==> trial 30: inputs <==
Design bellmanford, start of the top module:
module bellmanford (reset, clock, GMAR1, GMDR1, GMAR2, GMDR2, IMAR, IMDR, WMAR1, WMAR2, WMDR1, WMDR2, WMWDR, WMWAR, WMWE, OMAR, OMDR, OMWAR, OMWDR, OMWE, NegCycle, Finish);
==> flow/config.mk <==
export PLATFORM = sky130hd
export DESIGN_NAME = bellmanford
export DESIGN_NICKNAME = bellmanford
export VERILOG_FILES = /design/flow/design.v
export SDC_FILE = /design/flow/constraint.sdc
export NUM_CORES = 4
export LEC_CHECK = 0
export CAP_MARGIN = 20
export CORE_MARGIN = 2
export CORE_UTILIZATION = 57
export CTS_CLUSTER_SIZE = 43
export SLEW_MARGIN = 20
==> flow/constraint.sdc <==
create_clock -name core_clock -period 2.37 [get_ports {clock}]
set_input_delay 0.4740 -clock core_clock [delete_from_list [all_inputs] [get_ports {clock}]]
set_output_delay 0.4740 -clock core_clock [all_outputs]
set_load 0.01 [all_outputs]
run.sh (not shown) runs the stock make flow with config.mk's settings and CLKGATE_MAP_FILE=.
==> build 38 (differences from trial 30) <==
--- a/flow/config.mk
+++ b/flow/config.mk
@@ -6,7 +6,7 @@
 export NUM_CORES = 4
 export LEC_CHECK = 0
 export CAP_MARGIN = 20
-export CORE_MARGIN = 2
-export CORE_UTILIZATION = 57
-export CTS_CLUSTER_SIZE = 43
+export CORE_ASPECT_RATIO = 0.69
+export CORE_MARGIN = 7
+export CORE_UTILIZATION = 40
 export SLEW_MARGIN = 20
==> flow/constraint.sdc (replaced) <==
create_clock -name core_clock -period 5.0 [get_ports {clock}]
set_input_delay 1.0000 -clock core_clock [delete_from_list [all_inputs] [get_ports {clock}]]
set_output_delay 1.0000 -clock core_clock [all_outputs]
set_load 0.01 [all_outputs]
==> trial 22 (differences from trial 30) <==
--- a/flow/config.mk
+++ b/flow/config.mk
@@ -7,6 +7,6 @@
 export LEC_CHECK = 0
 export CAP_MARGIN = 20
 export CORE_MARGIN = 2
-export CORE_UTILIZATION = 57
-export CTS_CLUSTER_SIZE = 43
+export CORE_UTILIZATION = 66
+export SETUP_SLACK_MARGIN = -0.13
 export SLEW_MARGIN = 20
==> flow/constraint.sdc (replaced) <==
create_clock -name core_clock -period 2.52 [get_ports {clock}]
set_input_delay 0.5040 -clock core_clock [delete_from_list [all_inputs] [get_ports {clock}]]
set_output_delay 0.5040 -clock core_clock [all_outputs]
set_load 0.01 [all_outputs]
==> build 28 (differences from trial 30) <==
--- a/flow/config.mk
+++ b/flow/config.mk
@@ -7,6 +7,5 @@
 export LEC_CHECK = 0
 export CAP_MARGIN = 20
 export CORE_MARGIN = 2
-export CORE_UTILIZATION = 57
-export CTS_CLUSTER_SIZE = 43
+export CORE_UTILIZATION = 40
 export SLEW_MARGIN = 20
==> results <==
In area after synthesis, trial 30 and build 28 do not differ. Between build 38 and build 28, the lower first-iteration DRC count is in build 28 (gap 12%, measured against build 28). Against build 28, the sequential share of layout area of build 38 is higher by 4.4 points. Of build 38 and build 28, build 38 has the higher count of clock-buffer cells in the layout (gap 2). Between build 38 and build 28, the lower wire length is in build 38 (gap about 5.4%, measured against build 28). In build 38 the critical path depth is higher than in build 28, by 1. Trial 30 stopped in I/O pin placement (PPL-0024). Build 28 produced a layout that fails on negative setup slack. Build 38 passed the timing, design-rule and antenna checks. Trial 22 failed in I/O pin placement with PPL-0024. Of build 28 and build 38, build 28 has the higher core utilization (gap 5.2 points).

==> job 1359: inputs <==
Starting RTL as in the previous note.
make LEC_CHECK=0 ABC_AREA=0 CAP_MARGIN=20 CORE_ASPECT_RATIO=0.71 CORE_MARGIN=2 CORE_UTILIZATION=59 CTS_CLUSTER_DIAMETER=389 CTS_CLUSTER_SIZE=20 HOLD_SLACK_MARGIN=-0.02 MIN_ROUTING_LAYER=met1 SETUP_SLACK_MARGIN=0.68 SLEW_MARGIN=20 TNS_END_PERCENT=30 finish   # period 2.37 ns
==> job 3348 (differences from job 1359) <==
Settings changed: ABC_AREA 0 to 1, CORE_ASPECT_RATIO 0.71 to default, CORE_UTILIZATION 59 to 69, CTS_CLUSTER_DIAMETER 389 to 241, CTS_CLUSTER_SIZE 20 to 98, HOLD_SLACK_MARGIN -0.02 to default, MIN_ROUTING_LAYER met1 to default, SETUP_SLACK_MARGIN 0.68 to -0.23, TNS_END_PERCENT 30 to default.
==> flow/constraint.sdc (replaced) <==
create_clock -name core_clock -period 4.6 [get_ports {clock}]
set_input_delay 0.9200 -clock core_clock [delete_from_list [all_inputs] [get_ports {clock}]]
set_output_delay 0.9200 -clock core_clock [all_outputs]
set_load 0.01 [all_outputs]
==> job 651 (differences from job 1359) <==
Settings changed: ABC_AREA 0 to default, CORE_ASPECT_RATIO 0.71 to default, CORE_MARGIN 2 to 8, CORE_UTILIZATION 59 to 40, CTS_CLUSTER_DIAMETER 389 to default, CTS_CLUSTER_SIZE 20 to default, GPL_ROUTABILITY_DRIVEN from default to 0, HOLD_SLACK_MARGIN -0.02 to default, MIN_ROUTING_LAYER met1 to default, SETUP_SLACK_MARGIN 0.68 to default, TNS_END_PERCENT 30 to 85.
==> flow/constraint.sdc (replaced) <==
create_clock -name core_clock -period 5.0 [get_ports {clock}]
set_input_delay 1.0000 -clock core_clock [delete_from_list [all_inputs] [get_ports {clock}]]
set_output_delay 1.0000 -clock core_clock [all_outputs]
set_load 0.01 [all_outputs]
==> job 8612 (differences from job 1359) <==
Settings changed: ABC_AREA 0 to default, CORE_ASPECT_RATIO 0.71 to default, CORE_UTILIZATION 59 to 40, CTS_CLUSTER_DIAMETER 389 to default, CTS_CLUSTER_SIZE 20 to default, HOLD_SLACK_MARGIN -0.02 to default, MIN_ROUTING_LAYER met1 to default, SETUP_SLACK_MARGIN 0.68 to default, TNS_END_PERCENT 30 to default.
==> flow/constraint.sdc (replaced) <==
create_clock -name core_clock -period 2.38 [get_ports {clock}]
set_input_delay 0.4760 -clock core_clock [delete_from_list [all_inputs] [get_ports {clock}]]
set_output_delay 0.4760 -clock core_clock [all_outputs]
set_load 0.01 [all_outputs]
==> comparison <==
In synthesized cell count, job 651 and job 1359 do not differ. Between job 8612 and job 651, the lower via count is in job 651 (gap about 5%, measured against job 651). Job 3348 did not get past I/O pin placement (PPL-0024). Job 1359 finished with negative setup slack left. Job 8612 finished but fails on negative setup slack. Job 651 finished clean. In job 1359 the synthesized area is smaller than in job 3348, by about 3.7%. In job 1359 the sequential share of layout area is lower than in job 651, by 1.8 points. Maximum frequency: job 8612 is larger than job 1359 (1.7%).

==> trial 42 <==
Starting RTL as in the previous note.
==> flow/design.v (excerpt) <==
module bellmanford (reset, clock, GMAR1, GMDR1, GMAR2, GMDR2, IMAR, IMDR, WMAR1, WMAR2, WMDR1, WMDR2, WMWDR, WMWAR, WMWE, OMAR, OMDR, OMWAR, OMWDR, OMWE, NegCycle, Finish);
clock: 3.75 ns
lec_check: 0
cap_margin: 20
core_margin: 2
core_utilization: 70
cts_cluster_diameter: 209
cts_cluster_size: 31
setup_slack_margin: -0.25
slew_margin: 20
==> trial 46: changes against trial 42 <==
- CORE_UTILIZATION: 70 -> 57
- CTS_CLUSTER_DIAMETER: 209 -> not set
- CTS_CLUSTER_SIZE: 31 -> 29
- SETUP_SLACK_MARGIN: -0.25 -> not set
==> flow/constraint.sdc (replaced) <==
create_clock -name core_clock -period 3.43 [get_ports {clock}]
set_input_delay 0.6860 -clock core_clock [delete_from_list [all_inputs] [get_ports {clock}]]
set_output_delay 0.6860 -clock core_clock [all_outputs]
set_load 0.01 [all_outputs]
==> build 22: changes against trial 42 <==
- ABC_AREA: not set -> 1
- CORE_UTILIZATION: 70 -> 45
- CTS_CLUSTER_DIAMETER: 209 -> not set
- CTS_CLUSTER_SIZE: 31 -> not set
- SETUP_SLACK_MARGIN: -0.25 -> not set
==> flow/constraint.sdc (replaced) <==
create_clock -name core_clock -period 4.14 [get_ports {clock}]
set_input_delay 0.8280 -clock core_clock [delete_from_list [all_inputs] [get_ports {clock}]]
set_output_delay 0.8280 -clock core_clock [all_outputs]
set_load 0.01 [all_outputs]
==> summary of the runs <==
Build 22 finished clean. Trial 46 aborted during I/O pin placement with PPL-0024. Trial 42 aborted during I/O pin placement.
Between trial 42 and build 22, the lower synthesized cell count is in trial 42 (gap 24%, measured against build 22).
Die size, highest first: build 22, trial 46, trial 42.
Area after synthesis: build 22 is higher than trial 46 (about 4%).
==> figures <==
| quantity | build 22 | trial 42 | trial 46 |
|---|---|---|---|
| Seq share, synth | 51.4% | 53.4% | 53.4% |
| Yosys stat cell total | 3110 | 2357 | 2357 |
| Area fraction in full adders, half adders and majority gates | 2.52% | 2.61% | 2.61% |
| Syn Area/Cell | 8.34 um^2 | 10.6 um^2 | 10.6 um^2 |
| Area fraction in and, or, nand and nor cells after synthesis | 19.7% | 11.6% | 11.6% |
| Result of the run | finished clean | stopped before the end | stopped before the end |
| Failing step | - | I/O pin placement | I/O pin placement |
| Cell area after synthesis | 0.0259 mm^2 | 0.0250 mm^2 | 0.0250 mm^2 |
| Floorplan-stage core utilization | 45.2% | 70.6% | 57.9% |
| Die height | 244 um | 193 um | 213 um |
| Largest type area fraction | 27.8% | 28.8% | 28.8% |
| Xor+xnor area frac | 2.06% | 3.86% | 3.86% |
| Standard cell core area | 0.0574 mm^2 | 0.0354 mm^2 | 0.0432 mm^2 |
| Yosys chip area | 0.0259 mm^2 | 0.0250 mm^2 | 0.0250 mm^2 |
| Chip Width | 244 um | 193 um | 213 um |
| Number of library cell types mapped by synthesis | 59 | 81 | 81 |
| Mux share of post-synthesis cell area | 0.0386% | 5.84% | 5.84% |
| Share of synthesized cell area in and-or and or-and compound cells | 13.2% | 15.4% | 15.4% |

==> inputs of 09-14 <==
Starting RTL as in the previous note.
make LEC_CHECK=0 CAP_MARGIN=20 CORE_MARGIN=2 CORE_UTILIZATION=59 SLEW_MARGIN=20 finish   # period 2.52 ns
==> 10-16: changes against 09-14 <==
Settings changed: CORE_UTILIZATION 59 to 44.
==> 02-11: changes against 09-14 <==
Settings changed: CORE_UTILIZATION 59 to 40.
==> flow/constraint.sdc (replaced) <==
create_clock -name core_clock -period 5.0 [get_ports {clock}]
set_input_delay 1.0000 -clock core_clock [delete_from_list [all_inputs] [get_ports {clock}]]
set_output_delay 1.0000 -clock core_clock [all_outputs]
set_load 0.01 [all_outputs]
==> comparison <==
Between 02-11 and 10-16, the lower clock-buffer cell count is in 02-11 (gap 14).
Between 02-11 and 10-16, the lower via count is in 02-11 (gap 3.7%, measured against 10-16).
Of 10-16 and 02-11, 02-11 has the higher sequential share of layout area (gap 2.4 points).
09-14 did not get past 3_2_place_iop with PPL-0024. 02-11 completed with no timing, DRC or antenna violations. 10-16 finished but failed the layout checks on negative setup slack.
Of 09-14 and 02-11, 02-11 has the higher die size (gap about 30%, measured against 02-11).

==> v11: inputs <==
bellmanford again, from the RTL that the note above started with.
export LEC_CHECK = 0
export CAP_MARGIN = 20
export CORE_MARGIN = 2
export CORE_UTILIZATION = 68
export SETUP_SLACK_MARGIN = -0.22
export SLEW_MARGIN = 20
create_clock -name core_clock -period 2.52 [get_ports {clock}]
==> v20: changes against v11 <==
CORE_UTILIZATION = 54   (was 68)
CTS_CLUSTER_SIZE = 30   (was not set)
SETUP_SLACK_MARGIN = -0.19   (was -0.22)
==> flow/constraint.sdc (replaced) <==
create_clock -name core_clock -period 2.37 [get_ports {clock}]
set_input_delay 0.4740 -clock core_clock [delete_from_list [all_inputs] [get_ports {clock}]]
set_output_delay 0.4740 -clock core_clock [all_outputs]
set_load 0.01 [all_outputs]
==> impl_metrics.tcl <==
# yosys + openroad results
set metrics [dict create \
    synth-adder-area-share_pct 2.61 \
    async_flop_share_pct 0 \
    rows 70 \
    status "stopped before the end" \
    fp-utilization_pct 68.6 \
    dieWidth_um 196 \
    fp.coreArea_sq_mm 0.0364 \
    fp.dieH_um 196 \
    chipArea_sq_mm 0.0383 \
    logic_family "AND-OR/OR-AND gates" \
    lastStage "I/O pin placement (3_2_place_iop)" \
    firstError "[ERROR PPL-0024] Number of IO pins (790) exceeds maximum number of available positions (702). Increase the die perimeter from 782.78um to 1074.40um." \
]
-- figures above: v11

==> impl_metrics.tcl <==
# yosys + openroad results
set metrics [dict create \
    status "stopped before the end" \
    lastStage "I/O pin placement (3_2_place_iop)" \
    firstError "[ERROR PPL-0024] Number of IO pins (790) exceeds maximum number of available positions (786). Increase the die perimeter from 876.44um to 1074.40um." \
    logic_family "AND-OR/OR-AND gates" \
    async_flop_share_pct 0 \
    fp.coreArea_sq_mm 0.0455 \
    rows 78 \
    synth.most_common_cell "dfxtp_1" \
    fp-utilization_pct 54.9 \
    synth-adder-area-share_pct 2.61 \
    chipArea_sq_mm 0.0480 \
    dieWidth_um 219 \
    fp.dieH_um 219 \
]
-- figures above: v20


==> run a: inputs <==
Starting RTL as in the previous note.
Settings: LEC_CHECK=0, CAP_MARGIN=20, CORE_MARGIN=2, CORE_UTILIZATION=57, SETUP_SLACK_MARGIN=0.65, SLEW_MARGIN=20; clock period 2.37 ns.
==> inputs of run b, as changes to run a <==
CORE_UTILIZATION = 40   (was 57)
SETUP_SLACK_MARGIN = default   (was 0.65)
==> flow/constraint.sdc (replaced) <==
create_clock -name core_clock -period 4.27 [get_ports {clock}]
set_input_delay 0.8540 -clock core_clock [delete_from_list [all_inputs] [get_ports {clock}]]
set_output_delay 0.8540 -clock core_clock [all_outputs]
set_load 0.01 [all_outputs]
==> inputs of run c, as changes to run a <==
CORE_UTILIZATION = 31   (was 57)
SETUP_SLACK_MARGIN = default   (was 0.65)
==> flow/constraint.sdc (replaced) <==
create_clock -name core_clock -period 6.57 [get_ports {clock}]
set_input_delay 1.3140 -clock core_clock [delete_from_list [all_inputs] [get_ports {clock}]]
set_output_delay 1.3140 -clock core_clock [all_outputs]
set_load 0.01 [all_outputs]
==> results <==
Run status: run c complete, no violations; run a did not finish; run b complete, no violations
Last stage reached: run c -; run a I/O pin placement; run b -
Number of top-level design ports: run c 790; run a -; run b 790
Number of DRC violations after detailed routing: run c 0; run a -; run b 0
Iter 0 DRT Violations: run c 1,796; run a -; run b 1,858
Port-buffer cells: run c 350; run a -; run b 350
Clock insertion delay at the later pin of the skew report: run c 0.62 ns; run a -; run b 0.62 ns
Non-clock buffer count: run c 383; run a -; run b 396
Pin count of the biggest net entering global routing: run c 73; run a -; run b 135
Overall Global Routing Usage: run c 18.87%; run a -; run b 24.10%
Comb area share: run c 33.07%; run a -; run b 33.46%
Top power group: run c clock; run a -; run b sequential cells
Area inside the core boundary: run c 80,160 um^2; run a 43,170 um^2; run b 61,710 um^2
Max-slew headroom at the worst pin: run c 29.66%; run a -; run b 27.00%
Fin area: run c 31,230 um^2; run a -; run b 30,830 um^2
WL final: run c 80,840 um; run a -; run b 80,420 um
Worst path setup slack after routing: run c 2.556 ns; run a -; run b 0.4672 ns
Routed length on met3: run c 6603 um; run a -; run b 5579 um
Post-layout nets: run c 3,218; run a -; run b 3,224
Routed length on met2: run c 36,360 um; run a -; run b 38,210 um
Final core utilization: run c 38.97%; run a -; run b 49.97%
Clk_skew: run c 0.02320 ns; run a -; run b 0.01944 ns
Final Critical Period: run c 4.014 ns; run a -; run b 3.803 ns
Number of clock buffers in the layout: run c 94; run a -; run b 79
Path type of the worst setup path: run c register to register; run a -; run b register to register
Period Utilization, post-route: run c 61.10%; run a -; run b 89.06%

==> run E <==
bellmanford again, from the RTL that the note above started with.
make LEC_CHECK=0 CAP_MARGIN=20 CORE_ASPECT_RATIO=1.88 CORE_MARGIN=2 CORE_UTILIZATION=59 CTS_CLUSTER_DIAMETER=302 CTS_CLUSTER_SIZE=62 SETUP_SLACK_MARGIN=0.16 SLEW_MARGIN=20 TNS_END_PERCENT=15 finish   # period 5.0 ns
==> run K: changes against run E <==
- CORE_ASPECT_RATIO: 1.88 -> default
- CORE_UTILIZATION: 59 -> 35
- CTS_CLUSTER_DIAMETER: 302 -> default
- CTS_CLUSTER_SIZE: 62 -> default
- SETUP_SLACK_MARGIN: 0.16 -> default
- TNS_END_PERCENT: 15 -> default
==> flow/constraint.sdc (replaced) <==
create_clock -name core_clock -period 4.27 [get_ports {clock}]
set_input_delay 0.8540 -clock core_clock [delete_from_list [all_inputs] [get_ports {clock}]]
set_output_delay 0.8540 -clock core_clock [all_outputs]
set_load 0.01 [all_outputs]
==> run F: changes against run E <==
- ABC_AREA: default -> 1
- CELL_PAD_IN_SITES_DETAIL_PLACEMENT: default -> 1
- CELL_PAD_IN_SITES_GLOBAL_PLACEMENT: default -> 3
- CORE_ASPECT_RATIO: 1.88 -> 0.69
- CORE_MARGIN: 2 -> 3
- CORE_UTILIZATION: 59 -> 40
- CTS_CLUSTER_DIAMETER: 302 -> default
- CTS_CLUSTER_SIZE: 62 -> 57
- GPL_ROUTABILITY_DRIVEN: default -> 0
- GPL_TIMING_DRIVEN: default -> 0
- HOLD_SLACK_MARGIN: default -> 0.2
- PLACE_DENSITY: default -> 0.61
- SETUP_SLACK_MARGIN: 0.16 -> 1.25
- SLEW_MARGIN: 20 -> 35
- TNS_END_PERCENT: 15 -> default
==> results <==
item	run E	run K	run F
Core Util at FP	0.597	0.355	0.410
Share of synthesized cell area in and, or, nand and nor gates	0.116	0.116	0.197
Synth top cell by count	dfxtp_1	dfxtp_1	nand2_1
XOR/XNOR Area Share	0.0386	0.0386	0.0206
Dominant cell area share	0.288	0.288	0.278
Post-synthesis adder-cell area fraction	0.0261	0.0261	0.0252
Number of top-level pins	-	790	790
Library cells used by synthesis	81	81	59
Standard-cell rows	103	97	76
Horizontal die dimension	154 um	271 um	313 um
Cell area after synthesis	0.0250 mm2	0.0250 mm2	0.0259 mm2
Post-Synthesis Mean Instance Area	10.6 um2	10.6 um2	8.34 um2
Cell count listed in synth_stat.txt	2357	2357	3110
Area of the core region	0.0419 mm2	0.0704 mm2	0.0633 mm2
Post-synthesis instance total	2357	2357	3110
Share of cell area taken by muxes after synthesis	0.0584	0.0584	0.000386
Outcome	did not finish	complete, no violations	did not finish
Last stage reached	I/O pin placement (3_2_place_iop)	-	global placement (3_3_place_gp)
Chip area from the yosys synthesis statistics	0.0250 mm2	0.0250 mm2	0.0259 mm2
Height of the die	286 um	271 um	218 um
Power is estimated from default activity; no workload was simulated.
